[flow/config.mk]
export PLATFORM = sky130hd
export DESIGN_NAME = top
export DESIGN_NICKNAME = top
export VERILOG_FILES = /design/flow/design.v
export SDC_FILE = /design/flow/constraint.sdc
export NUM_CORES = 4
export LEC_CHECK = 0
export ABC_AREA = 0
export CAP_MARGIN = 5
export CELL_PAD_IN_SITES_GLOBAL_PLACEMENT = 1
export CORE_MARGIN = 3
export CORE_UTILIZATION = 40
export CTS_CLUSTER_SIZE = 36
export GPL_ROUTABILITY_DRIVEN = 1
export GPL_TIMING_DRIVEN = 0
export MIN_ROUTING_LAYER = met1
export PLACE_DENSITY = 0.93
export SETUP_SLACK_MARGIN = 1.21
export SLEW_MARGIN = 20
export TNS_END_PERCENT = 85
[flow/constraint.sdc]
create_clock -name core_clock -period 5.0 [get_ports {clk}]
set_input_delay 1.0000 -clock core_clock [delete_from_list [all_inputs] [get_ports {clk}]]
set_output_delay 1.0000 -clock core_clock [all_outputs]
set_load 0.01 [all_outputs]
[flow/design.v]
`timescale 1ns / 1ps
module receiver #(parameter clks_per_bit = 50)(
  input clk,
  input rst_n,
  input din,
  output reg [7:0] dout,
  output reg valid
    );
  reg [3:0] state;
  reg [13:0] counter1;
  reg [3:0] counter2;
  parameter IDLE = 3'b000;
  parameter START_BIT = 3'b001;
  parameter DATA_BIT = 3'b010;
  parameter STOP_BIT = 3'b011;
  always @(posedge clk) begin
  if(!rst_n) begin
    dout <= 0;
    valid <= 0;
    state <= 0;
    counter1 <= 0;
    counter2 <= 0;
  end
  else
  case(state)
  IDLE: begin
    counter1 <= 0;
    counter2 <= 0;
    valid <= 1'b0;
    if(din == 1'b0) begin
      state <= START_BIT;
    end
    else begin
      state <= IDLE;
    end  
  end
  START_BIT: begin
    if(counter1 < clks_per_bit/2) begin
      counter1 <= counter1+1;
      state <= START_BIT; 
    end
    else begin
      counter1 <= 0;
      state <= DATA_BIT;
    end
  end
  DATA_BIT: begin
    if(counter1 <= clks_per_bit)begin
      counter1 <= counter1+1;
      state <= DATA_BIT;
    end
    else begin
      counter1 <= 0;
      if(counter2 <= 4'b0111)begin
        dout[counter2] <= din;
        counter2 <= counter2+1;
      end
      else begin
        counter2 <= 0;
        state <= STOP_BIT;
      end
    end
  end
  STOP_BIT: begin
  if (din == 1'b1) begin
    if(counter1 <= clks_per_bit)begin
      valid <= 1'b0;
      counter1 <= counter1+1;
      state <= STOP_BIT;
    end
    else begin
      valid <= 1'b1;
      state <= IDLE;
    end
  end
  else begin
    state <= STOP_BIT;
  end
 end 
  endcase
  end  
endmodule
`timescale 1ns / 1ps
module transmitter #(parameter clks_per_bit = 50)(
  input clk,
  input rst_n,
  input valid,
  input [7:0] din,
  output reg dout,
  output reg done,
  output reg tx_busy,
  output reg valid_test
    );
  reg [3:0] state;
  reg [13:0] counter1;
  reg [3:0] counter2;
  reg [7:0] r_din;
  parameter IDLE = 3'b000;
  parameter START_BIT = 3'b001;
  parameter DATA_BIT = 3'b010;
  parameter STOP_BIT = 3'b011;
  always @(posedge clk) begin
    if(!rst_n) begin
      dout <= 0;
      done <= 0;
      tx_busy <= 0;
      valid_test <= 0;
      state <= 0;
      counter1 <= 0;
      counter2 <= 0;
      r_din <= 0;
    end
    else
    case (state)
    IDLE: begin
      counter2 <= 0;
      dout <= 1'b1;
      counter1 <= 0;
      done <= 0;
      valid_test = 0;
        if(valid) begin 
          state <= START_BIT;
          r_din <= din;
          tx_busy <= 1;
        end
        else begin
          state <= IDLE;
        end 
    end   
    START_BIT: begin
      if(counter1 <= clks_per_bit-1) begin
        counter1 <= counter1 + 1;
        state <= START_BIT;
      end
      else begin
        dout <= 1'b0;
        counter1 <= 0;
        state <= DATA_BIT;
      end
    end
    DATA_BIT: begin
      if(counter1 <= clks_per_bit-1) begin
        counter1 <= counter1 + 1;
        state <= DATA_BIT; 
      end 
      else begin
        counter1 <= 0;
        if(counter2 <= 4'b0111) begin
            dout <= r_din[counter2];
            counter2 <= counter2 + 1;
            state <= DATA_BIT;
          end 
          else begin
            counter2 <= 0;
            state <= STOP_BIT;
          end
      end        
    end    
    STOP_BIT: begin
      if(counter1 <= clks_per_bit-1) begin
        dout <= 1'b1;
        counter1 <= counter1 + 1;
        done <= 1'b0; 
        state <= STOP_BIT;
      end
      else begin
        counter1 <= 0;
        done <= 1'b1; 
        state <= IDLE;
        tx_busy <= 0;
      end
    end
    endcase  
  end  
endmodule
`timescale 1ns / 1ps
module connection_receiver_master(
  input clk,
  input rst_n,
  input valid_tx,
  input [7:0] dout,
  input pready,
  output reg [1:0] pselx_m,
  output reg [31:0] pwdata_m,
  output reg [31:0] paddr_m,
  output reg pwrite_m,
  output reg valid
    );
  reg [2:0] state;
  reg [2:0] count1;
  reg [2:0] count2;
  parameter IDLE = 3'b000;
  parameter SEL = 3'b001;
  parameter WR_EN = 3'b010;
  parameter DATA = 3'b011;
  parameter ADDR = 3'b100;
  parameter WAIT = 3'b101;
always @(posedge clk) begin
if(!rst_n) begin
  pselx_m <= 0;
  pwdata_m <= 0;
  paddr_m <= 0;
  pwrite_m <= 0;
  valid <= 0;
  state <= 0;
  count1 <= 0;
  count2 <= 0;
end
else
case(state)
IDLE: begin
  pselx_m <= 0;
  pwdata_m <= 0;
  paddr_m <= 0;
  pwrite_m <= 0;
  valid <= 0;
  count1 <= 0;
  count2 <= 0; 
  state <= SEL;           
end
SEL: begin
  if(valid_tx == 1'b1) begin
    pselx_m <= dout[1:0];
    state <= WR_EN;
  end
  else
    state <= SEL;
end
WR_EN: begin
  if(valid_tx == 1'b1)begin
    pwrite_m <= dout[0];
    state <= DATA; 
  end
  else
    state <= WR_EN;  
end
DATA: begin
  if(valid_tx == 1'b1) begin 
    if(count1 < 3)begin
      pwdata_m[32-(count1*8)-1 -:8] <= dout;
      count1 <= count1+1;
      state <= DATA;  
    end else begin
      pwdata_m[32-(count1*8)-1 -:8] <= dout;
      count1 <= 0;
      state <= ADDR;  
    end
  end
end
ADDR: begin
  if(valid_tx == 1'b1) begin
    if(count2 < 3)begin
      paddr_m[32-(count2*8)-1 -:8] <= dout;
      count2 <= count2+1; 
      state <= ADDR;
      valid <= 1'b0;
    end else begin
      paddr_m[32-(count2*8)-1 -:8] <= dout;
      count2 <= 0;
      valid <= 1'b1;
      state <= WAIT;      
    end
  end 
 end
WAIT: begin
    valid <= 0;
    if(pready) begin
      state <= IDLE;
    end
end 
endcase
end   
endmodule
`timescale 1ns / 1ps
module apb_master(
  input pclk,
  input prst_n,
  input pwrite_m,
  input [31:0] pwdata_m,
  input [31:0] paddr_m,
  input [1:0] pselx_m,
  input pready,  
  input valid,
  output pwrite_s,
  output [1:0] pselx_s,
  output reg penable,
  output [31:0] paddr_s,
  output [31:0] pwdata_s
    );
  reg [31:0] paddr_reg;
  reg pwrite_reg;
  reg [31:0] pwdata_reg;
  reg [1:0] pselx_reg;
  parameter IDLE = 2'b00;
  parameter SETUP = 2'b01;
  parameter ACCESS = 2'b10;
  reg [1:0] state;
always @(posedge pclk) begin
if(!prst_n) begin
  paddr_reg <= 0;
  pwrite_reg <= 0;
  pwdata_reg <= 0;
  pselx_reg <= 0;
  penable <= 0;
  state <= IDLE;
end
else
case(state)
IDLE: begin
  pselx_reg <= 0;
  penable <= 0;
    if(valid)begin
      state <= SETUP;
    end
    else
    state <= IDLE;
end
SETUP: begin
  pselx_reg <= pselx_m;
  penable <= 1'b0;
  state <= ACCESS;
end
ACCESS: begin
    penable <= 1'b1;
    if(pwrite_m == 1) begin   
      paddr_reg <= paddr_m;
      pwrite_reg <= pwrite_m;
      pwdata_reg <= pwdata_m;
    end
    if(pready) begin
     state <= IDLE;
     penable <= 1'b0;
    end
    else begin
      state <= ACCESS;
    end
end
endcase
end
  assign paddr_s = paddr_reg;
  assign pwrite_s = pwrite_reg;
  assign pwdata_s = pwdata_reg;
  assign pselx_s = pselx_reg;
endmodule
module demux_slave(
  input clk,
  input [1:0] sel,
  input [31:0] data,
  input [31:0] addr,
  output [65:0] psel_s1,
  output [65:0] psel_s2
);
assign psel_s1 = (sel == 2'b10)? {data, sel, addr} : 66'd0;
assign psel_s2 = (sel == 2'b01)? {data, sel, addr} : 66'd0;
endmodule
module mux_pready(
  input clk,
  input rst_n,
  input [1:0] sel,
  input pready_mas1,
  input pready_mas2,
  output reg pready
  );
  always @(posedge clk) begin
    if (!rst_n)
        pready <= 0;
    else if (sel == 2'b10)
        pready <= pready_mas1;
    else
        pready <= pready_mas2;
  end
  endmodule
module slave(
input penable,
input [31:0] pwdata_in,
input clk,
input rst_n,
input [1:0] psel,
input pready_tr_in,
input pwrite,
input [31:0] addr,
output reg [31:0] pwdata_out,
output reg valid_fsm,
output reg pready_out,
output reg [31:0] addr_out
);
reg [1:0] state;
  parameter IDLE = 2'b00;
  parameter NEXT = 2'b01;
  parameter WAIT_FOR_COMPLETION = 2'b10;
  parameter CLEANUP = 2'b11;
always @(posedge clk) begin
  if(!rst_n) begin
    pwdata_out <= 0;
    valid_fsm <= 0;
    pready_out <= 0;
    addr_out <= 0;
    state <= IDLE;
  end
  else
  case (state) 
  IDLE: begin
    pwdata_out <= 0;
    valid_fsm <= 0;
    pready_out <= 0;
    addr_out <= 0; 
      if(penable == 1'b1) begin
        state <= NEXT;
      end
   end   
  NEXT: begin   
          if(pwrite == 1'b1) begin
            pwdata_out <= pwdata_in;
            addr_out <= addr;
            valid_fsm <= 1'b1;
            pready_out <= 1'b1;  
            state <= WAIT_FOR_COMPLETION;
          end  
  end
  WAIT_FOR_COMPLETION: begin
        if (pready_out)
          state <= CLEANUP;  
  end
  CLEANUP: begin
     valid_fsm <= 1'b0;
     pready_out <= 0;
     state <= IDLE;
  end
  endcase
end    
endmodule
module connection_slave2_transmitter(
  input [31:0] data_in_s,
  input clk,
  input rst_n,
  input valid_fsm_s,
  input done,
  input tx_busy,
  input [31:0] addr_s,
  output reg valid,
  output reg [7:0] data_out,
  output reg pready_slave,
  output reg [31:0] addr_out
    );
   reg [3:0] counter;
   reg [1:0] state;
    always @(posedge clk) begin
      if(!rst_n) begin
        valid <= 0;
        data_out <= 0;
        pready_slave <= 0;
        addr_out <= 0;
        counter <= 0;
        state <= 0;
      end
      else
      case(state)
        0: begin
          valid <= 1'b0;
          pready_slave <= 1'b0;
          if(valid_fsm_s) begin
            state <= 1;
          end
          else begin
            state <= 0;
          end
        end
        1: begin
          addr_out <= addr_s;
          if(counter < 3) begin
            data_out <= data_in_s[32-(counter*8)-1 -:8];
            counter <= counter+1; 
            valid <= 1'b1;
            state <= 2;
          end
          else begin
            data_out <= data_in_s[32-(counter*8)-1 -:8];
            counter <= 0; 
            state <= 0;
          end
        end
        2: begin
          valid <= 1'b0;
          if(done) begin
            pready_slave <= 1'b1;
            state <= 1;
          end
          else begin
            state <= 2;
            pready_slave <= 1'b0;
          end
        end
       endcase      
    end
endmodule
`timescale 1ns / 1ps
module top(
  input clk,
  input rst_n,
  input din_rx,
  output dout_tx_s1,
  output dout_tx_s2,
  output [31:0] addr_tx_s1,
  output [31:0] addr_tx_s2
    );
  wire [7:0] dout_rx;
  wire valid_rx;
  wire [1:0] sel;
  wire [31:0] data;
  wire [31:0] addr_rx;
  wire en;
  wire valid_master;
  wire penable;
  wire pwrite_slave;
  wire pready_fsm;
  wire [1:0] psel_slave;
  wire pready_master;
  wire valid_slave;
  wire [31:0] addr_slave;
  wire test_valid;
  wire [31:0] din_tx;
  wire [31:0] data_fsm1;
  wire [31:0] data_fsm2;
  wire valid_fsm_s1;
  wire valid_fsm_s2;
  wire valid_tx;
  wire [7:0] data_tx;
  wire dout_tx_in;
  wire done;
  wire [31:0] addr_fsm1;
  wire [31:0] addr_fsm2;
  wire tx_busy;
  wire [65:0] psel_slave1;
  wire [65:0] psel_slave2;
  wire valid_tx2;
  wire [7:0] data_tx2;
  wire done2;
  wire tx_busy2;
  wire pready_fsm2;
  wire pready_fsm1;
  wire pready_fsm_mas;
  receiver dut0(
  .clk(clk),
  .rst_n(rst_n),
  .din(din_rx),
  .dout(dout_rx),
  .valid(valid_rx)
  );
  connection_receiver_master dut1(
  .clk(clk),
  .rst_n(rst_n),
  .valid_tx(valid_rx),
  .dout(dout_rx),
  .pselx_m(sel),
  .pwdata_m(data),
  .paddr_m(addr_rx),
  .pwrite_m(en),
  .pready(pready_fsm_mas),
  .valid(valid_master)
  );
  apb_master dut2(
  .pclk(clk),
  .prst_n(rst_n),
  .pwrite_m(en),
  .pwdata_m(data),
  .paddr_m(addr_rx),
  .pselx_m(sel),
  .pready(pready_fsm_mas),
  .valid(valid_master),
  .pwrite_s(pwrite_slave),
  .pselx_s(psel_slave),
  .penable(penable),
  .paddr_s(addr_slave),
  .pwdata_s(din_tx)
  );
  demux_slave dut3(
  .clk(clk),
  .sel(psel_slave),
  .data(din_tx),
  .addr(addr_slave),
  .psel_s1(psel_slave1),
  .psel_s2(psel_slave2)
  );
  mux_pready dut4(
  .clk(clk),
  .rst_n(rst_n),
  .sel(psel_slave),
  .pready(pready_fsm_mas),
  .pready_mas1(pready_fsm1),
  .pready_mas2(pready_fsm2)
  );
  slave dut5 (
  .penable(penable),
  .pwdata_in(psel_slave1[65:34]),
  .clk(clk),
  .rst_n(rst_n),
  .addr(psel_slave1[31:0]),
  .psel(psel_slave1[33:32]),
  .pready_tr_in(),
  .pwdata_out(data_fsm1),
  .valid_fsm(valid_fsm_s1),
  .pready_out(),
  .pwrite(pwrite_slave),
  .addr_out(addr_fsm1)
  );
  slave dut6 (
  .penable(penable),
  .pwdata_in(psel_slave2[65:34]),
  .clk(clk),
  .rst_n(rst_n),
  .addr(psel_slave2[31:0]),
  .psel(psel_slave2[33:32]),
  .pready_tr_in(),
  .pwdata_out(data_fsm2),
  .valid_fsm(valid_fsm_s2),
  .pready_out(),
  .pwrite(pwrite_slave),
  .addr_out(addr_fsm2)
  );
  connection_slave2_transmitter dut7(
  .data_in_s(data_fsm1),
  .clk(clk),
  .rst_n(rst_n),
  .addr_s(addr_fsm1),
  .valid_fsm_s(valid_fsm_s1),
  .valid(valid_tx),
  .data_out(data_tx),
  .done(done),
  .addr_out(addr_tx_s1),
  .tx_busy(tx_busy),
  .pready_slave(pready_fsm1)
    );
  connection_slave2_transmitter dut8(
  .data_in_s(data_fsm2),
  .clk(clk),
  .rst_n(rst_n),
  .addr_s(addr_fsm2),
  .valid_fsm_s(valid_fsm_s2),
  .valid(valid_tx2),
  .data_out(data_tx2),
  .done(done2),
  .addr_out(addr_tx_s2),
  .tx_busy(tx_busy2),
  .pready_slave(pready_fsm2)
    );    
  transmitter dut9(
  .clk(clk),
  .rst_n(rst_n),
  .valid(valid_tx),
  .din(data_tx),
  .dout(dout_tx_s1),
  .valid_test(),
  .tx_busy(tx_busy),
  .done(done)
  );
  transmitter dut10(
  .clk(clk),
  .rst_n(rst_n),
  .valid(valid_tx2),
  .din(data_tx2),
  .dout(dout_tx_s2),
  .valid_test(),
  .tx_busy(tx_busy2),
  .done(done2)
  );
endmodule
[flow/run.sh]
#!/bin/bash
# the make line also repeats each setting of config.mk as NAME=value (left out here)
make -C /OpenROAD-flow-scripts/flow DESIGN_CONFIG=/design/flow/config.mk WORK_HOME=/design/flow/orfs CLKGATE_MAP_FILE= finish
==> results of run 1 <==
[per-layer routing]
metal  up-vias  global-route usage [%]
li1       7221                       -
met4         0                    6.52
met3        97                    3.18
met2       418                    31.5
met1      7311                    25.7
met5         -                       0
[through the flow]
| step | std cells | hold WS, ps |
|---|---|---|
| final | 2744 | 451 |
| after global routing | 2744 | 476 |
| after CTS | 2738 | 457 |
| after detailed placement | 2650 | 433 |
| after global placement | 2649 | 426 |
| after floorplan | 1982 | 419 |
[area by class of cell]
type / count / area [sq um]
plain buffers: 129 / 500
fillers: 4185 / 23800
flip-flops and latches: 483 / 9670
well taps: 600 / 751
clock buffers: 63 / 1370
inverters: 47 / 180
clock inverters: 25 / 299
repair buffers: 74 / 727
multi-input cells: 1323 / 8190
[what timing repair did]
| item | CTS | global route |
|---|---|---|
| endpoints found under the hold margin | 0 | 0 |
| resized | 3 | 8 |
| endpoints found under the setup margin | 14 | 52 |
| setup buffers | 0 | 6 |
| hold buffers | 0 | 0 |
| pin swaps | 0 | 3 |
| gates cloned | 0 | 0 |
==> results.py, run 1 <==
# Auto-generated metrics
metrics = {
    "synth": {
        "ys_seq_share_pct": 52.4,
        "top_cells_by_count": "dfxtp_1, nor2_1, nand2_1, a22oi_1, a21oi_1",
        "yosysTopAreaCellShare_pct": 52.4,
        "ys_cells": 1982,
        "adder_share_pct": 2.30,
        "synth-simple-area-share_pct": 17.7,
        "synthXorXnorAreaFrac_pct": 0.969,
        "yosysUniqueCellTypes": 70,
        "topCellsByArea": "dfxtp_1, nor2_1, a22oi_1, nand2_1, mux2i_1",
        "ff_type": "dfxtp_1",
        "ys_ff": 483,
        "logic_family": "simple AND/OR/NAND/NOR gates",
        "mux_share_pct": 6.52,
        "ys_sh_aoi_pct": 16.5,
        "ys_warn_count": 7,
        "avgSynthCellArea_sq_um": 9.32,
        "edf_count": 0,
        "synthesis.nets": 2019,
        "synth_area_sq_um": 18500,
        "async_flop_share_pct": 0,
        "syn_inst": 1982,
        "top_area_cell": "dfxtp_1",
        "top_cell": "dfxtp_1",
        "yosysChipArea_sq_um": 18500,
    },
    "min_path": {
        "min_to": "dut8.data_out[0]",
        "hold_path_class": "reg2reg",
        "holdPathStages": 2,
        "worstHoldStart": "dut8.data_out[0]",
    },
    "pwr": {
        "p_per_area_nw_per_um2": 357,
        "clockPowerShare_pct": 48.6,
        "p_leak_nw": 7.65,
        "p_int_mw": 6.08,
        "comb-power_mw": 0.128,
        "switching_share_pct": 21.6,
        "power_frac_comb_pct": 1.6,
        "seqPwrFrac_pct": 49.7,
        "p_clk_mw": 3.77,
        "power_leader": "registers",
        "irDropWorstVdd_uv": 366,
        "power.switching_mw": 1.67,
        "power_mw": 7.75,
        "pg_seq_mw": 3.86,
    },
    "setup_path": {
        "crit_path_end": "dut1.paddr_m[19]",
        "critPathBufInv": 3,
        "path_delay_family": "AND-OR/OR-AND gates",
        "r2r_end": "dut1.paddr_m[19]",
        "r2r_start": "dut1.count2[0]",
        "worstPathMaxFanout": 10,
        "path_cells": "clkbuf_2, inv_1, ha_1, clkbuf_2, xnor2_1, nand2_1, ha_1, nand3b_1, nand3_1, o2111ai_1, o311a_4, a22o_1",
        "critPathMaxStageDelay_ps": 540,
        "slowest_stage": "o311a_4",
        "cp-startpoint": "dut1.count2[0]",
        "crit_required_ps": 5480,
        "cp.depth": 12,
        "cp-start-kind": "flop",
        "worstSetupPathType": "reg2reg",
        "end_kind": "flop",
        "r2r_slack_ps": 1400,
        "critPathArrivalTime_ps": 4070,
        "rr_worst_depth": 12,
    },
    "place": {
        "placed_area_sq_um": 19900,
        "gp_congestion": 0.871,
        "dpl.hpwl_um": 34000,
        "io_buffer_count": 67,
        "pre_cts_slack_ps": 1150,
    },
    "sta": {
        "rsz0062_at_grt": "true",
        "max_freq_mhz": 278,
        "hold_violations": 0,
        "setup_viol": 0,
        "period_used_pct": 72.0,
        "period_needed_ps": 3600,
        "fin_setup_tns_ps": 0,
        "drv_slew": 0,
        "timing.final.ws_setup_ps": 1400,
        "max_slew_margin_pct": 19.1,
        "finClkSkew_ps": 21.9,
        "worstMarginPinSlew_ps": 1210,
    },
    "detailed_routing": {
        "top_layer": "met4",
        "viasPerCell": 5.48,
        "drt_iter0_markers": 1338,
        "met2WireLength_um": 22700,
        "wl_met1_um": 21600,
        "wirelength_um": 48600,
        "wl_per_cell_um": 17.7,
        "via_count": 15047,
        "ant_nets": 0,
        "met3_length_um": 2790,
        "dr.pass1.iters": 6,
        "antenna_cells": 0,
        "drc": 0,
    },
    "die": {
        "fp_util_pct": 40.6,
        "pin_count": 69,
        "core_area_sq_um": 45500,
        "rows": 78,
        "die_w_um": 221,
        "dieArea_sq_um": 48800,
        "die_h_um": 221,
    },
    "clock_tree": {
        "cts_tree": "yes",
        "root_buffer": "clkbuf_16",
        "cts_buffers": 48,
        "clk_latency_ps": 590,
        "path_clk_slew_ps": 60,
        "cts_sinks": 483,
        "htreeDepth": 2,
        "cts_buffer_depth": 3,
    },
    "run": {
        "warnings": 45,
        "cap_violations": 0,
    },
    "outcome": {
        "status": "finished clean",
    },
    "final_layout": {
        "final_area_sq_um": 21700,
        "syn_to_final_growth_pct": 17.5,
        "finalNetCount": 2143,
        "final_util_pct": 47.7,
    },
    "global_route": {
        "antenna_found_initial": 0,
        "grt_overflow_total": 0,
        "grt_max_degree": 16,
        "grt_usage_pct": 19.2,
        "grt_pass1_wl_um": 77200,
        "grt_pass1_vias": 14305,
    },
}
==> run 2: changes to the inputs <==
- ABC_AREA: 0 -> unset
- CAP_MARGIN: 5 -> 20
- CELL_PAD_IN_SITES_GLOBAL_PLACEMENT: 1 -> unset
- CORE_MARGIN: 3 -> 2
- CTS_CLUSTER_DIAMETER: unset -> 392
- CTS_CLUSTER_SIZE: 36 -> unset
- GPL_ROUTABILITY_DRIVEN: 1 -> unset
- HOLD_SLACK_MARGIN: unset -> 0.14
- MAX_ROUTING_LAYER: unset -> met4
- MIN_ROUTING_LAYER: met1 -> met2
- PLACE_DENSITY: 0.93 -> unset
- SETUP_SLACK_MARGIN: 1.21 -> 0.7
- TNS_END_PERCENT: 85 -> unset
- clock period: 5.0 -> 0.93 ns (I/O delays scaled with it)
==> results.py, run 2 <==
# Auto-generated metrics
metrics = {
    "outcome": {
        "status": "finished with violations",
        "violations": "setup timing",
    },
    "pwr": {
        "p_leak_nw": 9.77,
        "switching_share_pct": 22.7,
        "power_leader": "the clock network",
        "p_clk_mw": 21.0,
        "p_per_area_nw_per_um2": 1590,
        "pg_seq_mw": 20.7,
        "p_int_mw": 33.2,
        "power.switching_mw": 9.73,
        "irDropWorstVdd_uv": 1330,
        "clockPowerShare_pct": 49.0,
        "seqPwrFrac_pct": 48.3,
        "comb-power_mw": 1.17,
        "power_frac_comb_pct": 2.7,
    },
    "clock_tree": {
        "cts_buffer_depth": 3,
        "cts_tree": "yes",
        "htreeDepth": 2,
        "path_clk_slew_ps": 60,
        "clk_latency_ps": 610,
        "root_buffer": "clkbuf_16",
        "cts_buffers": 51,
        "cts_sinks": 483,
    },
    "final_layout": {
        "finalNetCount": 2274,
        "comb_area_sq_um": 10400,
        "n_fill_cell": 3812,
        "regArea_sq_um": 9830,
        "syn_to_final_growth_pct": 46.1,
        "final_util_pct": 59.3,
    },
    "sta": {
        "fin_setup_tns_ps": -319340,
        "timing.final.ws_setup_ps": -2250,
        "hold_violations": 0,
        "finClkSkew_ps": 17.2,
        "worstMarginPinSlew_ps": 1260,
        "period_used_pct": 342,
        "drv_slew": 0,
        "period_needed_ps": 3180,
        "rsz0062_at_grt": "true",
        "max_slew_margin_pct": 16.1,
        "setup_viol": 518,
        "max_freq_mhz": 315,
    },
    "synth": {
        "avgSynthCellArea_sq_um": 9.32,
        "adder_share_pct": 2.30,
        "synthXorXnorAreaFrac_pct": 0.969,
        "ys_warn_count": 7,
        "ys_seq_share_pct": 52.4,
        "logic_family": "simple AND/OR/NAND/NOR gates",
        "top_cells_by_count": "dfxtp_1, nor2_1, nand2_1, a22oi_1, a21oi_1",
        "edf_count": 0,
        "ys_sh_aoi_pct": 16.5,
        "yosysUniqueCellTypes": 70,
        "ff_type": "dfxtp_1",
        "topCellsByArea": "dfxtp_1, nor2_1, a22oi_1, nand2_1, mux2i_1",
        "mux_share_pct": 6.52,
        "yosysTopAreaCellShare_pct": 52.4,
        "synth-simple-area-share_pct": 17.7,
        "yosysChipArea_sq_um": 18500,
        "ys_cells": 1982,
        "top_cell": "dfxtp_1",
        "async_flop_share_pct": 0,
        "top_area_cell": "dfxtp_1",
        "synthesis.nets": 2019,
        "syn_inst": 1982,
        "synth_area_sq_um": 18500,
        "ys_ff": 483,
    },
    "setup_path": {
        "r2r_start": "dut1.count1[0]",
        "cp-start-kind": "flop",
        "path_cells": "buf_12, clkinvlp_4, ha_4, xor2_2, nand2b_4, ha_4, or3b_4, a2111oi_4, and4b_2, nor2_1, a41oi_2, a22o_1",
        "worstSetupPathType": "reg2reg",
        "crit_required_ps": 1420,
        "crit_path_end": "dut1.pwdata_m[11]",
        "r2r_end": "dut1.pwdata_m[11]",
        "r2r_slack_ps": -2250,
        "end_kind": "flop",
        "worstPathMaxFanout": 8,
        "critPathBufInv": 2,
        "rr_worst_depth": 12,
        "cp.depth": 12,
        "cp-startpoint": "dut1.count1[0]",
        "cp_common_cell": "ha_4",
        "path_delay_family": "simple AND/OR/NAND/NOR gates",
        "critPathArrivalTime_ps": 3670,
        "slowest_stage": "or3b_4",
        "critPathMaxStageDelay_ps": 390,
    },
    "detailed_routing": {
        "ant_nets": 0,
        "viasPerCell": 7.47,
        "drc": 0,
        "met3_length_um": 25700,
        "top_layer": "met4",
        "met2WireLength_um": 30800,
        "drt_iter0_markers": 3349,
        "wl_met1_um": 0,
        "dr.pass1.iters": 44,
        "wirelength_um": 61400,
        "wl_per_cell_um": 21.3,
        "via_count": 21494,
    },
    "global_route": {
        "grt_usage_pct": 38.5,
        "grt_pass1_vias": 23028,
        "grt_pass1_wl_um": 90100,
        "grt_overflow_total": 0,
        "grt_max_degree": 15,
        "antenna_found_initial": 0,
    },
    "run": {
        "cap_violations": 0,
        "warnings": 49,
    },
    "place": {
        "dpl.hpwl_um": 38200,
        "pre_cts_slack_ps": -2520,
        "io_buffer_count": 67,
        "gp_congestion": 0.862,
    },
    "min_path": {
        "min_to": "dut10.dout",
        "worstHoldStart": "rst_n",
        "hold_path_class": "in2reg",
        "holdPathStages": 4,
    },
    "die": {
        "core_area_sq_um": 45500,
        "die_h_um": 219,
        "rows": 78,
        "dieArea_sq_um": 47900,
        "die_w_um": 219,
        "pin_count": 69,
        "fp_util_pct": 40.6,
    },
}
## run 2: metal layers
metal,vias up,global-route usage [%]
li1,7424,-
met1,7453,-
met2,6075,43.6
met3,542,51.3
met4,0,7.18
met5,-,-
## run 2: area by class of cell
cell class	count	share of cell area, %
multi-input cells	1325	38.4
flip-flops and latches	483	36.4
repair buffers	200	8.44
plain buffers	129	6.85
clock buffers	72	5.44
well taps	600	2.78
inverters	47	0.816
clock inverters	20	0.793
diodes	2	0.0186
## run 2: through the flow
step | area (sq um) | total power, mW | cells | hold WS [ps]
after global routing | 27000 | 43.8 | 2876 | 99.8
after detailed placement | 22200 | 22.2 | 2649 | 433
after floorplan | 20700 | 21.9 | 1982 | 330
after CTS | 25200 | 42.7 | 2820 | 34.9
final | 27000 | 42.9 | 2878 | 59.7
after global placement | 22200 | 22.2 | 2649 | 428
## run 2: repair_timing
item	CTS	global route
hold endpoints to repair	5	1
setup endpoints to repair	549	549
cloned	3	15
setup buffers	76	41
pin swaps	65	175
gates resized	465	262
==> run 3: changes to the inputs <==
- CORE_UTILIZATION: 40 -> 25
- CTS_CLUSTER_DIAMETER: 392 -> unset
- GPL_TIMING_DRIVEN: 0 -> unset
- HOLD_SLACK_MARGIN: 0.14 -> unset
- MAX_ROUTING_LAYER: met4 -> unset
- MIN_ROUTING_LAYER: met2 -> unset
- PLACE_DENSITY: unset -> 0.6
- SETUP_SLACK_MARGIN: 0.7 -> unset
- clock period: 0.93 -> 5.86 ns (I/O delays scaled with it)
==> results.py, run 3 <==
# Auto-generated metrics
metrics = {
    "min_path": {
        "holdPathStages": 2,
        "hold_path_class": "reg2reg",
        "worstHoldStart": "dut10.r_din[3]",
        "min_to": "dut10.r_din[3]",
    },
    "global_route": {
        "grt_pass1_vias": 13109,
        "grt_overflow_total": 0,
        "grt_max_degree": 128,
        "grt_usage_pct": 11.5,
        "grt_pass1_wl_um": 71000,
        "antenna_found_initial": 0,
    },
    "setup_path": {
        "slowest_stage": "dfxtp_1",
        "path_delay_family": "simple AND/OR/NAND/NOR gates",
        "critPathArrivalTime_ps": 4570,
        "cp-startpoint": "dut1.count1[0]",
        "r2r_start": "dut1.count1[0]",
        "crit_required_ps": 6380,
        "end_kind": "flop",
        "path_cells": "inv_1, ha_1, nor2_1, nand2b_1, ha_1, or3b_1, a2111oi_2, and4b_1, nor4_1, nor2b_1, a22o_1",
        "r2r_end": "dut1.pwdata_m[25]",
        "worstSetupPathType": "reg2reg",
        "r2r_slack_ps": 1810,
        "rr_worst_depth": 11,
        "worstPathMaxFanout": 12,
        "cp-start-kind": "flop",
        "cp_common_cell": "ha_1",
        "cp.depth": 11,
        "critPathMaxStageDelay_ps": 660,
        "crit_path_end": "dut1.pwdata_m[25]",
        "critPathBufInv": 1,
    },
    "clock_tree": {
        "cts_tree": "yes",
        "root_buffer": "clkbuf_16",
        "ctsResizeCount": 0,
        "clk_latency_ps": 610,
        "cts_setup_buffers": 0,
        "cts_hold_buf": 0,
        "cts_sinks": 483,
        "cts_buffer_depth": 3,
        "path_clk_slew_ps": 60,
        "htreeDepth": 2,
        "cts_buffers": 49,
    },
    "detailed_routing": {
        "top_layer": "met4",
        "viasPerCell": 4.66,
        "drc": 0,
        "met2WireLength_um": 20200,
        "via_count": 13888,
        "wl_per_cell_um": 14.8,
        "ant_nets": 0,
        "dr.pass1.iters": 25,
        "drt_iter0_markers": 1079,
        "antenna_cells": 0,
        "wirelength_um": 44100,
        "met3_length_um": 1960,
        "wl_met1_um": 21000,
    },
    "sta": {
        "rsz0062_at_grt": "false",
        "hold_ws_ps": 451,
        "period_used_pct": 69.1,
        "max_slew_margin_pct": 36.7,
        "hold_violations": 0,
        "finClkSkew_ps": 28.4,
        "worstMarginPinSlew_ps": 943,
        "setup_viol": 0,
        "max_freq_mhz": 247,
        "drv_slew": 0,
        "fin_setup_tns_ps": 0,
        "period_needed_ps": 4050,
    },
    "outcome": {
        "status": "finished clean",
    },
    "place": {
        "placed_area_sq_um": 20000,
        "dp.cells": 2895,
        "dpl.hpwl_um": 27200,
        "gp_congestion": 0.768,
        "io_buffer_count": 68,
    },
    "die": {
        "die_w_um": 276,
        "pin_count": 69,
        "dieArea_sq_um": 76000,
        "die_h_um": 276,
        "core_area_sq_um": 73100,
        "fp_util_pct": 25.3,
        "rows": 99,
    },
    "pwr": {
        "power.switching_mw": 1.38,
        "switching_share_pct": 21.2,
        "p_per_area_nw_per_um2": 301,
        "power_frac_comb_pct": 1.3,
        "p_clk_mw": 3.15,
        "p_leak_nw": 7.48,
        "p_int_mw": 5.14,
        "irDropWorstVdd_uv": 194,
        "pg_seq_mw": 3.29,
        "comb-power_mw": 0.0846,
        "power_leader": "registers",
        "clockPowerShare_pct": 48.3,
        "power_mw": 6.52,
        "seqPwrFrac_pct": 50.5,
    },
    "synth": {
        "top_area_cell": "dfxtp_1",
        "ys_warn_count": 7,
        "avgSynthCellArea_sq_um": 9.32,
        "top_cell": "dfxtp_1",
        "mux_share_pct": 6.52,
        "topCellsByArea": "dfxtp_1, nor2_1, a22oi_1, nand2_1, mux2i_1",
        "ys_cells": 1982,
        "adder_share_pct": 2.30,
        "logic_family": "simple AND/OR/NAND/NOR gates",
        "ys_seq_share_pct": 52.4,
        "ys_ff": 483,
        "synth-simple-area-share_pct": 17.7,
        "edf_count": 0,
        "synthXorXnorAreaFrac_pct": 0.969,
        "async_flop_share_pct": 0,
        "yosysChipArea_sq_um": 18500,
        "top_cells_by_count": "dfxtp_1, nor2_1, nand2_1, a22oi_1, a21oi_1",
        "yosysUniqueCellTypes": 70,
        "syn_inst": 1982,
        "ys_sh_aoi_pct": 16.5,
        "synth_area_sq_um": 18500,
        "yosysTopAreaCellShare_pct": 52.4,
        "ff_type": "dfxtp_1",
        "synthesis.nets": 2019,
    },
    "final_layout": {
        "n_fill_cell": 7656,
        "stdcell_count": 2980,
        "final_area_sq_um": 21700,
        "syn_to_final_growth_pct": 17.3,
        "comb_area_sq_um": 8180,
        "regArea_sq_um": 9670,
        "finalNetCount": 2024,
    },
    "run": {
        "warnings": 46,
        "cap_violations": 0,
    },
}
## run 3: cell type report
cell class / instances / share of cell area, %
Clock buffer: 75 / 6.71
Clock inverter: 10 / 0.757
Inverter: 47 / 0.849
Multi-Input combinational cell: 1323 / 37.8
Sequential cell: 483 / 44.7
Tap cell: 959 / 5.54
Timing Repair Buffer: 83 / 3.69
## run 3: per-layer routing
metal  track usage [%]  up-vias
met5                 0        -
met4              3.48        0
met3              2.18       56
li1                  -     6973
met2              18.4      241
met1              15.6     6618
## run 3: stage by stage
step                util, %  setup slack [ps]
floorplan                 -              2460
global placement       27.4              1850
detailed placement     27.4              1900
CTS                    29.6              1850
global route           29.6              1440
finish                 29.6              1810
==> run 4: changes to the inputs <==
- CAP_MARGIN: 20 -> 10
- CORE_UTILIZATION: 25 -> 50
- CTS_CLUSTER_DIAMETER: unset -> 392
- GPL_TIMING_DRIVEN: unset -> 1
- HOLD_SLACK_MARGIN: unset -> 0.14
- MAX_ROUTING_LAYER: unset -> met4
- MIN_ROUTING_LAYER: unset -> met2
- PLACE_DENSITY: 0.6 -> 0.44
- SETUP_SLACK_MARGIN: unset -> 0.27
- clock period: 5.86 -> 0.93 ns (I/O delays scaled with it)
==> results.py, run 4 <==
# Auto-generated metrics
metrics = {
    "setup_path": {
        "r2r_slack_ps": -2120,
        "crit_required_ps": 1480,
        "worstPathMaxFanout": 8,
        "rr_worst_depth": 11,
        "critPathMaxStageDelay_ps": 560,
        "r2r_end": "dut1.pwdata_m[23]",
        "crit_path_end": "dut1.pwdata_m[23]",
        "cp-start-kind": "flop",
        "path_cells": "clkinvlp_4, ha_4, xor2_2, nand2b_4, ha_4, or3b_4, a2111oi_4, and4b_2, or4b_4, nor2_8, a22o_2",
        "r2r_start": "dut1.count1[0]",
        "slowest_stage": "or4b_4",
        "critPathArrivalTime_ps": 3590,
        "critPathBufInv": 1,
        "cp-startpoint": "dut1.count1[0]",
        "worstSetupPathType": "reg2reg",
        "end_kind": "flop",
        "path_delay_family": "simple AND/OR/NAND/NOR gates",
        "cp_common_cell": "ha_4",
        "cp.depth": 11,
    },
    "place": {
        "gp_congestion": 0.880,
        "dp.cells": 2736,
        "dpl.hpwl_um": 32800,
        "placed_area_sq_um": 23400,
        "pre_cts_slack_ps": -2110,
        "io_buffer_count": 68,
    },
    "detailed_routing": {
        "wl_per_cell_um": 18.7,
        "viasPerCell": 7.54,
        "wirelength_um": 54700,
        "antenna_cells": 0,
        "dr.pass1.iters": 7,
        "via_count": 22064,
        "drc": 0,
        "ant_nets": 0,
        "drt_iter0_markers": 3155,
    },
    "sta": {
        "setup_viol": 528,
        "max_freq_mhz": 328,
        "rsz0062_at_grt": "true",
        "max_slew_margin_pct": 56.4,
        "worstMarginPinSlew_ps": 654,
        "finClkSkew_ps": 15.6,
        "hold_ws_ps": 118,
        "drv_slew": 0,
        "period_used_pct": 328,
        "period_needed_ps": 3050,
        "timing.final.ws_setup_ps": -2120,
        "hold_violations": 0,
    },
    "clock_tree": {
        "cts_sinks": 483,
        "cts_buffer_depth": 3,
        "cts_tree": "yes",
        "root_buffer": "clkbuf_16",
        "clk_latency_ps": 610,
        "htreeDepth": 2,
        "path_clk_slew_ps": 60,
        "cts_buffers": 51,
    },
    "final_layout": {
        "final_area_sq_um": 28100,
        "syn_to_final_growth_pct": 52.0,
        "finalNetCount": 2453,
        "comb_area_sq_um": 10500,
        "regArea_sq_um": 9810,
        "stdcell_count": 2925,
        "n_fill_cell": 2450,
        "final_util_pct": 76.8,
    },
    "synth": {
        "logic_family": "simple AND/OR/NAND/NOR gates",
        "yosysTopAreaCellShare_pct": 52.4,
        "synth-simple-area-share_pct": 17.7,
        "ys_seq_share_pct": 52.4,
        "top_cells_by_count": "dfxtp_1, nor2_1, nand2_1, a22oi_1, a21oi_1",
        "edf_count": 0,
        "ys_warn_count": 7,
        "ff_type": "dfxtp_1",
        "top_cell": "dfxtp_1",
        "synthXorXnorAreaFrac_pct": 0.969,
        "mux_share_pct": 6.52,
        "top_area_cell": "dfxtp_1",
        "ys_sh_aoi_pct": 16.5,
        "ys_ff": 483,
        "yosysUniqueCellTypes": 70,
        "syn_inst": 1982,
        "async_flop_share_pct": 0,
        "synth_area_sq_um": 18500,
        "ys_cells": 1982,
        "yosysChipArea_sq_um": 18500,
        "avgSynthCellArea_sq_um": 9.32,
        "synthesis.nets": 2019,
        "topCellsByArea": "dfxtp_1, nor2_1, a22oi_1, nand2_1, mux2i_1",
        "adder_share_pct": 2.30,
    },
    "run": {
        "cap_violations": 0,
        "warnings": 51,
    },
    "global_route": {
        "grt_pass1_wl_um": 82100,
        "antenna_found_initial": 0,
        "grt_pass1_vias": 23863,
        "grt_usage_pct": 41.5,
        "grt_max_degree": 79,
        "grt_overflow_total": 0,
    },
    "pwr": {
        "p_per_area_nw_per_um2": 1550,
        "switching_share_pct": 21.7,
        "p_clk_mw": 22.0,
        "clockPowerShare_pct": 50.5,
        "power.switching_mw": 9.45,
        "irDropWorstVdd_uv": 1360,
        "pg_seq_mw": 20.7,
        "seqPwrFrac_pct": 47.4,
        "power_frac_comb_pct": 2.1,
        "p_int_mw": 34.2,
        "power_leader": "the clock network",
        "comb-power_mw": 0.904,
        "p_leak_nw": 10.6,
    },
    "die": {
        "core_area_sq_um": 36500,
        "die_h_um": 196,
        "dieArea_sq_um": 38500,
        "fp_util_pct": 50.6,
        "die_w_um": 196,
        "rows": 70,
        "pin_count": 69,
    },
    "outcome": {
        "violations": "setup timing",
        "status": "finished with violations",
    },
    "min_path": {
        "hold_path_class": "in2reg",
        "worstHoldStart": "rst_n",
        "min_to": "dut1.state[0]",
        "holdPathStages": 4,
    },
}
run 4: per-layer routing:
metal	global-route usage, %	vias to the layer above	routed length (um)
li1	-	7791	-
met5	-	-	0
met2	46.6	5917	28500
met4	8.19	0	4120
met3	55.4	531	22000
met1	-	7825	0
run 4: what timing repair did:
action | in CTS | in global routing
pin swaps | 103 | 206
endpoints found under the setup margin | 546 | 549
buffers inserted | 42 | 39
gates resized | 547 | 247
gates cloned | 5 | 9
hold endpoints to repair | 4 | 2
run 4: stage by stage:
stage	setup TNS, ps	total power [mW]
after floorplan	-218570	21.9
after global placement	-279340	22.0
after detailed placement	-288560	22.0
after CTS	-279670	43.3
after global routing	-337830	44.5
final	-305390	43.6
run 4: area by class of cell:
cell class                 count  share of cell area [%]
sequential                   483                    35.0
tap                          468                    2.09
inverter                      47                   0.785
clock inverter                17                   0.883
clock buffer                  77                    5.55
timing repair buffer         510                    18.4
multi-input combinational   1323                    37.3
==> run 5: changes to the inputs <==
- CAP_MARGIN: 10 -> 20
- CORE_UTILIZATION: 50 -> 65
- MIN_ROUTING_LAYER: met2 -> met1
- PLACE_DENSITY: 0.44 -> unset
- SETUP_SLACK_MARGIN: 0.27 -> unset
- clock period: 0.93 -> 3.04 ns (I/O delays scaled with it)
==> results.py, run 5 <==
# Auto-generated metrics
metrics = {
    "sta": {
        "timing.final.ws_setup_ps": -138,
        "fin_setup_tns_ps": -1840,
        "finClkSkew_ps": 11.3,
        "max_slew_margin_pct": 28.2,
        "max_freq_mhz": 315,
        "hold_violations": 0,
        "setup_viol": 16,
        "worstMarginPinSlew_ps": 1070,
        "rsz0062_at_grt": "true",
        "period_used_pct": 105,
        "drv_slew": 0,
        "period_needed_ps": 3180,
    },
    "die": {
        "die_w_um": 173,
        "rows": 61,
        "pin_count": 69,
        "dieArea_sq_um": 29800,
        "die_h_um": 173,
        "core_area_sq_um": 27900,
        "fp_util_pct": 66.3,
    },
    "global_route": {
        "grt_max_degree": 92,
        "grt_usage_pct": 28.7,
        "grt_overflow_total": 0,
        "grt_pass1_vias": 13739,
        "busiest_layer": "met2",
        "met2_usage_pct": 46.6,
        "antenna_found_initial": 0,
        "met1_usage_pct": 37.6,
        "grt_pass1_wl_um": 69400,
        "met3_usage_pct": 3.89,
    },
    "min_path": {
        "holdPathStages": 2,
        "worstHoldStart": "dut8.data_out[3]",
        "min_to": "dut8.data_out[3]",
        "hold_path_class": "reg2reg",
    },
    "pwr": {
        "power_mw": 12.3,
        "seqPwrFrac_pct": 51.6,
        "p_int_mw": 9.79,
        "power_leader": "registers",
        "clockPowerShare_pct": 47.0,
        "p_leak_nw": 7.66,
        "power_frac_comb_pct": 1.4,
        "comb-power_mw": 0.173,
        "p_per_area_nw_per_um2": 577,
        "switching_share_pct": 20.4,
        "p_clk_mw": 5.78,
        "power.switching_mw": 2.50,
        "pg_seq_mw": 6.34,
        "irDropWorstVdd_uv": 516,
    },
    "synth": {
        "ys_sh_aoi_pct": 16.5,
        "logic_family": "simple AND/OR/NAND/NOR gates",
        "ff_type": "dfxtp_1",
        "mux_share_pct": 6.52,
        "edf_count": 0,
        "ys_cells": 1982,
        "top_area_cell": "dfxtp_1",
        "async_flop_share_pct": 0,
        "top_cell": "dfxtp_1",
        "synthesis.nets": 2019,
        "yosysChipArea_sq_um": 18500,
        "ys_ff": 483,
        "topCellsByArea": "dfxtp_1, nor2_1, a22oi_1, nand2_1, mux2i_1",
        "synth_area_sq_um": 18500,
        "synthXorXnorAreaFrac_pct": 0.969,
        "yosysTopAreaCellShare_pct": 52.4,
        "top_cells_by_count": "dfxtp_1, nor2_1, nand2_1, a22oi_1, a21oi_1",
        "adder_share_pct": 2.30,
        "avgSynthCellArea_sq_um": 9.32,
        "yosysUniqueCellTypes": 70,
        "syn_inst": 1982,
        "ys_warn_count": 7,
        "ys_seq_share_pct": 52.4,
        "synth-simple-area-share_pct": 17.7,
    },
    "clock_tree": {
        "root_buffer": "clkbuf_16",
        "cts_hold_buf": 0,
        "cts_tree": "yes",
        "path_clk_slew_ps": 60,
        "cts_sinks": 483,
        "cts_buffers": 48,
        "cts_buffer_depth": 3,
        "clk_latency_ps": 550,
        "htreeDepth": 2,
    },
    "setup_path": {
        "critPathMaxStageDelay_ps": 620,
        "crit_required_ps": 3530,
        "crit_path_end": "dut1.pwdata_m[20]",
        "critPathBufInv": 1,
        "cp_common_cell": "o21ai_0",
        "r2r_start": "dut1.count1[0]",
        "slowest_stage": "or4b_4",
        "cp-start-kind": "flop",
        "end_kind": "flop",
        "worstPathMaxFanout": 11,
        "r2r_end": "dut1.pwdata_m[20]",
        "cp.depth": 11,
        "path_cells": "buf_4, o21ai_0, nor2b_1, nand2_1, ha_4, nor3_2, o21ai_0, and4b_2, or4b_4, nor2_8, a22o_2",
        "worstSetupPathType": "reg2reg",
        "rr_worst_depth": 11,
        "path_delay_family": "simple AND/OR/NAND/NOR gates",
        "cp-startpoint": "dut1.count1[0]",
        "critPathArrivalTime_ps": 3660,
        "r2r_slack_ps": -140,
    },
    "final_layout": {
        "syn_to_final_growth_pct": 15.4,
        "final_util_pct": 76.5,
        "stdcell_count": 2428,
        "n_fill_cell": 2033,
        "finalNetCount": 2053,
    },
    "place": {
        "gp_congestion": 0.913,
        "io_buffer_count": 68,
        "dp.cells": 2337,
        "dpl.hpwl_um": 26700,
    },
    "detailed_routing": {
        "wl_per_cell_um": 17.3,
        "via_count": 14351,
        "drt_iter0_markers": 916,
        "drc": 0,
        "wirelength_um": 42100,
        "dr.pass1.iters": 5,
        "ant_nets": 0,
        "viasPerCell": 5.91,
    },
    "run": {
        "cap_violations": 0,
        "warnings": 48,
    },
    "outcome": {
        "violations": "setup timing",
        "status": "finished with violations",
    },
}
## run 5: repair_timing
item                                    4_1_cts  5_1_grt
gates cloned                                  0        0
buffers inserted                              2        5
endpoints found under the setup margin       34       56
pin swaps                                     1       10
resized                                       2       19
## run 5: per-stage QoR
| step | area (sq um) | setup WS [ps] | hold WS, ps |
|---|---|---|---|
| after CTS | 21100 | 12.4 | 453 |
| final | 21300 | -138 | 452 |
| after global placement | 19600 | 58.4 | 432 |
| after detailed placement | 19600 | -111 | 434 |
| after floorplan | 18600 | -107 | 419 |
| after global routing | 21300 | -243 | 465 |
## run 5: area by class of cell
class,instances,area [sq um],area share (%)
sequential,483,9670,45.4
multi-input combinational,1323,8390,39.4
clock buffer,68,1350,6.32
timing repair buffer,113,1050,4.93
tap,378,473,2.22
clock inverter,15,190,0.892
inverter,47,188,0.881
antenna,1,2.50,0.0117
## run 5: metal layers
metal / wire length, um / vias to the layer above
li1: - / 7035
met1: 18900 / 6874
met2: 20200 / 370
met3: 2080 / 72
met4: 903 / 0
met5: 0 / -
==> run 6: changes to the inputs <==
- ABC_AREA: unset -> 0
- CAP_MARGIN: 20 -> 5
- CELL_PAD_IN_SITES_DETAIL_PLACEMENT: unset -> 2
- CELL_PAD_IN_SITES_GLOBAL_PLACEMENT: unset -> 2
- CORE_MARGIN: 2 -> 3
- CORE_UTILIZATION: 65 -> 40
- CTS_CLUSTER_DIAMETER: 392 -> unset
- CTS_CLUSTER_SIZE: unset -> 36
- GPL_ROUTABILITY_DRIVEN: unset -> 1
- GPL_TIMING_DRIVEN: 1 -> 0
- HOLD_SLACK_MARGIN: 0.14 -> unset
- MAX_ROUTING_LAYER: met4 -> unset
- PLACE_DENSITY_LB_ADDON: unset -> 0.11
- SETUP_SLACK_MARGIN: unset -> 1.21
- TNS_END_PERCENT: unset -> 85
- clock period: 3.04 -> 5.0 ns (I/O delays scaled with it)
==> results.py, run 6 <==
# Auto-generated metrics
metrics = {
    "outcome": {
        "status": "finished clean",
    },
    "synth": {
        "async_flop_share_pct": 0,
        "mux_share_pct": 6.52,
        "top_cells_by_count": "dfxtp_1, nor2_1, nand2_1, a22oi_1, a21oi_1",
        "synth-simple-area-share_pct": 17.7,
        "yosysTopAreaCellShare_pct": 52.4,
        "yosysUniqueCellTypes": 70,
        "topCellsByArea": "dfxtp_1, nor2_1, a22oi_1, nand2_1, mux2i_1",
        "ff_type": "dfxtp_1",
        "synth_area_sq_um": 18500,
        "ys_seq_share_pct": 52.4,
        "ys_sh_aoi_pct": 16.5,
        "top_cell": "dfxtp_1",
        "ys_warn_count": 7,
        "avgSynthCellArea_sq_um": 9.32,
        "edf_count": 0,
        "syn_inst": 1982,
        "synthXorXnorAreaFrac_pct": 0.969,
        "top_area_cell": "dfxtp_1",
        "adder_share_pct": 2.30,
        "ys_cells": 1982,
        "logic_family": "simple AND/OR/NAND/NOR gates",
        "yosysChipArea_sq_um": 18500,
        "ys_ff": 483,
        "synthesis.nets": 2019,
    },
    "min_path": {
        "holdPathStages": 1,
        "min_to": "dut5.state[0]",
        "hold_path_class": "reg2reg",
        "worstHoldStart": "dut5.state[3]",
    },
    "detailed_routing": {
        "wirelength_um": 65800,
        "viasPerCell": 5.66,
        "antenna_cells": 0,
        "drc": 0,
        "drt_iter0_markers": 809,
        "ant_nets": 0,
        "via_count": 15611,
        "dr.pass1.iters": 5,
        "wl_per_cell_um": 23.9,
    },
    "sta": {
        "hold_violations": 0,
        "setup_viol": 0,
        "rsz0062_at_grt": "false",
        "max_freq_mhz": 279,
        "finClkSkew_ps": 15.6,
        "period_used_pct": 71.6,
        "period_needed_ps": 3580,
        "max_slew_margin_pct": 24.7,
        "drv_slew": 0,
        "fin_setup_tns_ps": 0,
        "worstMarginPinSlew_ps": 1130,
    },
    "setup_path": {
        "worstPathMaxFanout": 8,
        "slowest_stage": "or4b_4",
        "crit_required_ps": 5540,
        "rr_worst_depth": 12,
        "path_delay_family": "simple AND/OR/NAND/NOR gates",
        "r2r_slack_ps": 1420,
        "cp.depth": 12,
        "cp-start-kind": "flop",
        "path_cells": "buf_6, clkinvlp_4, ha_1, xor2_1, nand2b_1, ha_1, or3b_1, a2111oi_2, and4b_1, or4b_4, nor2_8, a22o_2",
        "critPathArrivalTime_ps": 4120,
        "crit_path_end": "dut1.pwdata_m[16]",
        "cp_common_cell": "ha_1",
        "critPathMaxStageDelay_ps": 630,
        "r2r_end": "dut1.pwdata_m[16]",
        "r2r_start": "dut1.count1[0]",
        "cp-startpoint": "dut1.count1[0]",
        "worstSetupPathType": "reg2reg",
        "critPathBufInv": 2,
        "end_kind": "flop",
    },
    "global_route": {
        "grt_pass1_vias": 17198,
        "grt_max_degree": 14,
        "grt_overflow_total": 0,
        "grt_usage_pct": 26.5,
        "antenna_found_initial": 1,
        "grt_pass1_wl_um": 102000,
    },
    "clock_tree": {
        "path_clk_slew_ps": 60,
        "root_buffer": "clkbuf_16",
        "clk_latency_ps": 600,
        "cts_sinks": 483,
        "cts_hold_buf": 0,
        "htreeDepth": 2,
        "cts_buffers": 54,
        "cts_buffer_depth": 3,
        "cts_tree": "yes",
    },
    "final_layout": {
        "comb_area_sq_um": 8220,
        "regArea_sq_um": 9670,
        "syn_to_final_growth_pct": 18.6,
        "finalNetCount": 2148,
        "final_area_sq_um": 21900,
        "n_fill_cell": 4879,
    },
    "die": {
        "core_area_sq_um": 45500,
        "die_h_um": 221,
        "pin_count": 69,
        "dieArea_sq_um": 48800,
        "rows": 78,
        "die_w_um": 221,
        "fp_util_pct": 40.6,
    },
    "place": {
        "io_buffer_count": 67,
        "gp_congestion": 0.824,
        "placed_area_sq_um": 19900,
        "dpl.hpwl_um": 44900,
    },
    "pwr": {
        "seqPwrFrac_pct": 47.4,
        "power_frac_comb_pct": 1.7,
        "p_int_mw": 6.37,
        "comb-power_mw": 0.140,
        "clockPowerShare_pct": 50.9,
        "power.switching_mw": 1.78,
        "p_per_area_nw_per_um2": 372,
        "pg_seq_mw": 3.86,
        "p_leak_nw": 7.75,
        "power_leader": "the clock network",
        "p_clk_mw": 4.15,
        "switching_share_pct": 21.8,
        "irDropWorstVdd_uv": 277,
    },
    "run": {
        "warnings": 44,
        "cap_violations": 0,
    },
}
==> run 6: metrics by stage <==
stage	power, mW	instances	utilization, %	setup slack [ps]	hold slack (ps)
floorplan	4.01	1982	-	1600	419
global placement	4.08	2649	43.7	938	440
detailed placement	4.08	2651	43.8	883	445
CTS	8.21	2753	47.9	1240	459
global route	8.40	2756	48.1	1200	488
finish	8.14	2756	48.1	1420	458
==> run 6: final cells by class <==
| class | count | area share [%] |
|---|---|---|
| clock inverter | 14 | 0.794 |
| multi-input combinational | 1323 | 37.5 |
| tap | 600 | 3.43 |
| clock buffer | 87 | 7.67 |
| timing repair buffer | 73 | 3.29 |
| buffer | 129 | 2.29 |
| sequential | 483 | 44.2 |
| inverter | 47 | 0.823 |
==> run 6: layer usage <==
| layer | up-vias | routed length, um | global-route usage, % |
|---|---|---|---|
| met1 | 7974 | 27900 | 32.7 |
| met3 | 108 | 2470 | 3.82 |
| li1 | 7232 | - | - |
| met4 | 0 | 2220 | 9.43 |
| met5 | - | 0 | 0 |
| met2 | 297 | 33200 | 47.2 |
==> run 6: timing repair <==
item / in CTS / in global routing
gates resized: 7 / 8
endpoints found under the setup margin: 56 / 56
setup buffers: 1 / 3
pin swaps: 1 / 2
==> run 7: changes to the inputs <==
- ABC_AREA: 0 -> 1
- CAP_MARGIN: 5 -> 20
- CELL_PAD_IN_SITES_DETAIL_PLACEMENT: 2 -> unset
- CELL_PAD_IN_SITES_GLOBAL_PLACEMENT: 2 -> unset
- CORE_MARGIN: 3 -> 2
- CORE_UTILIZATION: 40 -> 72
- CTS_CLUSTER_DIAMETER: unset -> 45
- CTS_CLUSTER_SIZE: 36 -> 72
- GPL_ROUTABILITY_DRIVEN: 1 -> unset
- GPL_TIMING_DRIVEN: 0 -> unset
- MIN_ROUTING_LAYER: met1 -> unset
- PLACE_DENSITY_LB_ADDON: 0.11 -> 0.01
- SETUP_SLACK_MARGIN: 1.21 -> -0.09
- TNS_END_PERCENT: 85 -> unset
- clock period: 5.0 -> 2.62 ns (I/O delays scaled with it)
==> results.py, run 7 <==
# Auto-generated metrics
metrics = {
    "min_path": {
        "min_to": "dut1.state[0]",
        "worstHoldStart": "rst_n",
        "hold_path_class": "in2reg",
        "holdPathStages": 2,
    },
    "final_layout": {
        "finalNetCount": 2797,
        "syn_to_final_growth_pct": 19.0,
        "comb_area_sq_um": 9640,
        "final_area_sq_um": 23900,
        "n_fill_cell": 1600,
        "regArea_sq_um": 9680,
        "final_util_pct": 86.5,
    },
    "setup_path": {
        "worstSetupPathType": "reg2reg",
        "path_cells": "clkinv_4, ha_4, xor2_4, nor2_2, nand3_2, ha_4, nor2_1, nand2_2, inv_4, nand2_4, nor2_4, nand2_2, nand3_2, nand3_2, nor2_4, buf_6, buf_16, nand4_1, nand2_1, nand2_1, a21oi_2",
        "r2r_slack_ps": -590,
        "critPathBufInv": 4,
        "cp-start-kind": "flop",
        "r2r_end": "dut1.paddr_m[25]",
        "critPathArrivalTime_ps": 3680,
        "r2r_start": "dut1.count2[0]",
        "crit_path_end": "dut1.paddr_m[25]",
        "crit_required_ps": 3090,
        "cp-startpoint": "dut1.count2[0]",
        "rr_worst_depth": 21,
        "cp.depth": 21,
        "slowest_stage": "dfxtp_4",
        "critPathMaxStageDelay_ps": 370,
        "path_delay_family": "simple AND/OR/NAND/NOR gates",
        "end_kind": "flop",
        "cp_common_cell": "nand3_2",
        "worstPathMaxFanout": 5,
    },
    "place": {
        "pre_cts_slack_ps": -367,
        "gp_congestion": 0.921,
        "dpl.hpwl_um": 34900,
        "io_buffer_count": 68,
        "placed_area_sq_um": 21700,
    },
    "sta": {
        "drv_slew": 0,
        "rsz0062_at_grt": "true",
        "period_needed_ps": 3210,
        "setup_viol": 56,
        "hold_violations": 0,
        "timing.final.ws_setup_ps": -588,
        "worstMarginPinSlew_ps": 1020,
        "hold_ws_ps": 362,
        "finClkSkew_ps": 19.0,
        "max_freq_mhz": 312,
        "max_slew_margin_pct": 31.2,
        "period_used_pct": 122,
    },
    "die": {
        "core_area_sq_um": 27600,
        "die_h_um": 171,
        "rows": 61,
        "dieArea_sq_um": 29200,
        "fp_util_pct": 72.7,
        "pin_count": 69,
        "die_w_um": 171,
    },
    "clock_tree": {
        "cts_buffer_depth": 3,
        "clk_latency_ps": 550,
        "root_buffer": "clkbuf_16",
        "cts_sinks": 483,
        "htreeDepth": 2,
        "cts_tree": "yes",
        "path_clk_slew_ps": 70,
        "cts_buffers": 40,
    },
    "pwr": {
        "power_frac_comb_pct": 2.4,
        "seqPwrFrac_pct": 51.6,
        "clockPowerShare_pct": 46.0,
        "power_leader": "registers",
        "p_leak_nw": 9.13,
        "comb-power_mw": 0.343,
        "p_int_mw": 11.0,
        "irDropWorstVdd_uv": 616,
        "power_mw": 14.3,
        "pg_seq_mw": 7.38,
        "p_clk_mw": 6.58,
        "p_per_area_nw_per_um2": 599,
        "power.switching_mw": 3.27,
        "switching_share_pct": 22.8,
    },
    "synth": {
        "async_flop_share_pct": 0,
        "ys_ff": 483,
        "ys_sh_aoi_pct": 17.3,
        "yosysChipArea_sq_um": 20100,
        "ys_seq_share_pct": 48.2,
        "top_cells_by_count": "nand2_1, dfxtp_1, nor2_1, a21oi_1, o21ai_0",
        "synthXorXnorAreaFrac_pct": 0.829,
        "ys_cells": 2679,
        "edf_count": 0,
        "synthesis.nets": 2716,
        "logic_family": "simple AND/OR/NAND/NOR gates",
        "topCellsByArea": "dfxtp_1, nand2_1, a21oi_1, nor2_1, o21ai_0",
        "mux_share_pct": 0.150,
        "synth_area_sq_um": 20100,
        "top_cell": "nand2_1",
        "yosysUniqueCellTypes": 53,
        "synth-simple-area-share_pct": 24.8,
        "avgSynthCellArea_sq_um": 7.49,
        "adder_share_pct": 2.12,
        "ys_warn_count": 7,
        "syn_inst": 2679,
        "top_area_cell": "dfxtp_1",
        "ff_type": "dfxtp_1",
        "yosysTopAreaCellShare_pct": 48.2,
    },
    "detailed_routing": {
        "drt_iter0_markers": 2696,
        "dr.pass1.iters": 8,
        "drc": 0,
        "wirelength_um": 56000,
        "wl_per_cell_um": 17.7,
        "via_count": 19382,
        "ant_nets": 0,
        "viasPerCell": 6.11,
        "antenna_cells": 0,
    },
    "outcome": {
        "violations": "setup timing",
        "status": "finished with violations",
    },
    "global_route": {
        "antenna_found_initial": 0,
        "grt_pass1_wl_um": 86400,
        "grt_pass1_vias": 17723,
        "grt_overflow_total": 0,
        "grt_usage_pct": 36.0,
        "grt_max_degree": 133,
    },
    "run": {
        "cap_violations": 0,
        "warnings": 49,
    },
}
## run 7: final cells by class
| type | instances | share of cell area [%] |
|---|---|---|
| well taps | 378 | 1.98 |
| inverters | 191 | 3.14 |
| repair buffers | 186 | 7.77 |
| clock inverters | 27 | 1.59 |
| clock buffers | 47 | 4.64 |
| flip-flops and latches | 483 | 40.5 |
| multi-input cells | 1856 | 40.3 |
| repair inverters | 2 | 0.0471 |
## run 7: what timing repair did
action / 4_1_cts / 5_1_grt
gates resized: 35 / 94
setup buffers: 11 / 9
pin swaps: 47 / 57
cloned: 5 / 2
hold buffers: 0 / 0
endpoints found under the setup margin: 49 / 56
## run 7: layer usage
layer	vias to the layer above	part of all wire, %	GRT usage (%)
met1	9025	40	47.5
met2	1061	47	59.3
li1	9077	-	-
met5	-	0	0
met3	219	8.5	5.41
met4	0	4.8	15.4
## run 7: through the flow
stage | setup TNS [ps] | cells
global route | -27950 | 3170
detailed placement | -14120 | 3082
global placement | -9220 | 3082
CTS | -9410 | 3162
floorplan | -7010 | 2679
finish | -20170 | 3170
==> run 8: changes to the inputs <==
- CAP_MARGIN: 20 -> 10
- CORE_UTILIZATION: 72 -> 70
- CTS_CLUSTER_DIAMETER: 45 -> 353
- CTS_CLUSTER_SIZE: 72 -> unset
- GPL_ROUTABILITY_DRIVEN: unset -> 0
- HOLD_SLACK_MARGIN: unset -> 0.3
- PLACE_DENSITY_LB_ADDON: 0.01 -> unset
- SETUP_SLACK_MARGIN: -0.09 -> -0.13
- clock period: 2.62 -> 2.27 ns (I/O delays scaled with it)
==> results.py, run 8 <==
# Auto-generated metrics
metrics = {
    "pwr": {
        "p_int_mw": 13.0,
        "power_leader": "registers",
        "power_mw": 16.6,
        "comb-power_mw": 0.411,
        "irDropWorstVdd_uv": 489,
        "power.switching_mw": 3.56,
        "clockPowerShare_pct": 46.0,
        "p_clk_mw": 7.61,
        "p_leak_nw": 9.26,
        "pg_seq_mw": 8.53,
        "switching_share_pct": 21.5,
        "power_frac_comb_pct": 2.5,
        "p_per_area_nw_per_um2": 684,
        "seqPwrFrac_pct": 51.5,
    },
    "global_route": {
        "grt_pass1_wl_um": 87600,
        "grt_max_degree": 116,
        "grt_usage_pct": 34.8,
        "grt_overflow_total": 0,
        "antenna_found_initial": 1,
        "grt_pass1_vias": 17942,
    },
    "setup_path": {
        "critPathArrivalTime_ps": 3650,
        "worstSetupPathType": "reg2reg",
        "rr_worst_depth": 22,
        "critPathMaxStageDelay_ps": 360,
        "cp-startpoint": "dut1.count1[0]",
        "cp.depth": 22,
        "critPathBufInv": 3,
        "worstPathMaxFanout": 8,
        "slowest_stage": "dfxtp_4",
        "end_kind": "flop",
        "cp-start-kind": "flop",
        "r2r_start": "dut1.count1[0]",
        "crit_path_end": "dut1.pwdata_m[12]",
        "crit_required_ps": 2740,
        "path_delay_family": "simple AND/OR/NAND/NOR gates",
        "cp_common_cell": "nand2_1",
        "r2r_end": "dut1.pwdata_m[12]",
        "path_cells": "inv_8, ha_4, inv_4, nand2_1, nand4_1, ha_4, nor2_4, nand2_4, nor2_4, nand4_1, nand2_1, nand2_1, nand2_1, nand3_2, nor2_1, nand3_1, nor2_4, clkbuf_16, nand3_2, nand2_1, nand2_1, a21oi_1",
        "r2r_slack_ps": -910,
    },
    "detailed_routing": {
        "antenna_cells": 0,
        "dr.pass1.iters": 6,
        "wl_per_cell_um": 18.0,
        "via_count": 19690,
        "wirelength_um": 57400,
        "drt_iter0_markers": 2705,
        "viasPerCell": 6.18,
        "ant_nets": 0,
        "drc": 0,
    },
    "clock_tree": {
        "root_buffer": "clkbuf_16",
        "cts_tree": "yes",
        "cts_buffer_depth": 3,
        "path_clk_slew_ps": 70,
        "clk_latency_ps": 560,
        "cts_hold_buf": 0,
        "htreeDepth": 2,
        "cts_sinks": 483,
        "cts_buffers": 46,
    },
    "sta": {
        "period_used_pct": 140,
        "setup_viol": 64,
        "rsz0062_at_grt": "true",
        "timing.final.ws_setup_ps": -908,
        "period_needed_ps": 3180,
        "fin_setup_tns_ps": -41270,
        "finClkSkew_ps": 24.5,
        "max_freq_mhz": 315,
        "worstMarginPinSlew_ps": 808,
        "hold_violations": 0,
        "max_slew_margin_pct": 46.0,
        "drv_slew": 0,
    },
    "final_layout": {
        "finalNetCount": 2812,
        "syn_to_final_growth_pct": 20.6,
        "stdcell_count": 3188,
    },
    "synth": {
        "edf_count": 0,
        "async_flop_share_pct": 0,
        "synthesis.nets": 2716,
        "top_cell": "nand2_1",
        "yosysChipArea_sq_um": 20100,
        "mux_share_pct": 0.150,
        "synth-simple-area-share_pct": 24.8,
        "synthXorXnorAreaFrac_pct": 0.829,
        "ys_ff": 483,
        "ff_type": "dfxtp_1",
        "top_cells_by_count": "nand2_1, dfxtp_1, nor2_1, a21oi_1, o21ai_0",
        "ys_cells": 2679,
        "top_area_cell": "dfxtp_1",
        "adder_share_pct": 2.12,
        "avgSynthCellArea_sq_um": 7.49,
        "yosysUniqueCellTypes": 53,
        "ys_warn_count": 7,
        "ys_seq_share_pct": 48.2,
        "syn_inst": 2679,
        "yosysTopAreaCellShare_pct": 48.2,
        "topCellsByArea": "dfxtp_1, nand2_1, a21oi_1, nor2_1, o21ai_0",
        "logic_family": "simple AND/OR/NAND/NOR gates",
        "synth_area_sq_um": 20100,
        "ys_sh_aoi_pct": 17.3,
    },
    "die": {
        "dieArea_sq_um": 30100,
        "rows": 61,
        "fp_util_pct": 71.7,
        "pin_count": 69,
        "die_h_um": 173,
        "core_area_sq_um": 28000,
        "die_w_um": 173,
    },
    "min_path": {
        "worstHoldStart": "rst_n",
        "min_to": "dut2.pwdata_reg[29]",
        "hold_path_class": "in2reg",
        "holdPathStages": 3,
    },
    "outcome": {
        "status": "finished with violations",
        "violations": "setup timing",
    },
    "run": {
        "cap_violations": 0,
        "warnings": 51,
    },
    "place": {
        "dp.cells": 3090,
        "pre_cts_slack_ps": -698,
        "io_buffer_count": 68,
        "dpl.hpwl_um": 34800,
    },
}
==> run 8: layout make-up <==
type                       count  area, sq um
clock buffer                  68         1360
clock inverter                15          146
fill                        1560         3810
inverter                     191          757
multi-input combinational   1856         9790
sequential                   483         9680
tap                          378          473
timing repair buffer         197         2000
==> run 8: per-layer routing <==
| metal | GRT usage (%) | share of wire (%) | vias up |
|---|---|---|---|
| li1 | - | - | 9124 |
| met1 | 46.1 | 40 | 9259 |
| met2 | 58.3 | 47 | 1105 |
| met3 | 4.91 | 8.7 | 202 |
| met4 | 12.7 | 3.8 | 0 |
| met5 | 0 | 0 | - |
==> run 8: what timing repair did <==
action	4_1_cts	5_1_grt
pin swaps	16	51
resized	42	106
gates cloned	0	7
setup buffers	2	8
endpoints found under the setup margin	64	64
==> run 8: metrics by stage <==
step / utilization, % / cell area [sq um] / hold WS, ps
2_1_floorplan: - / 20300 / 408
3_3_place_gp: 78.1 / 21900 / 420
3_5_place_dp: 78.1 / 21900 / 426
4_1_cts: 84.0 / 23500 / 397
5_1_grt: 86.4 / 24200 / 426
6_report: 86.4 / 24200 / 409
Power and IR drop assume default switching activity.
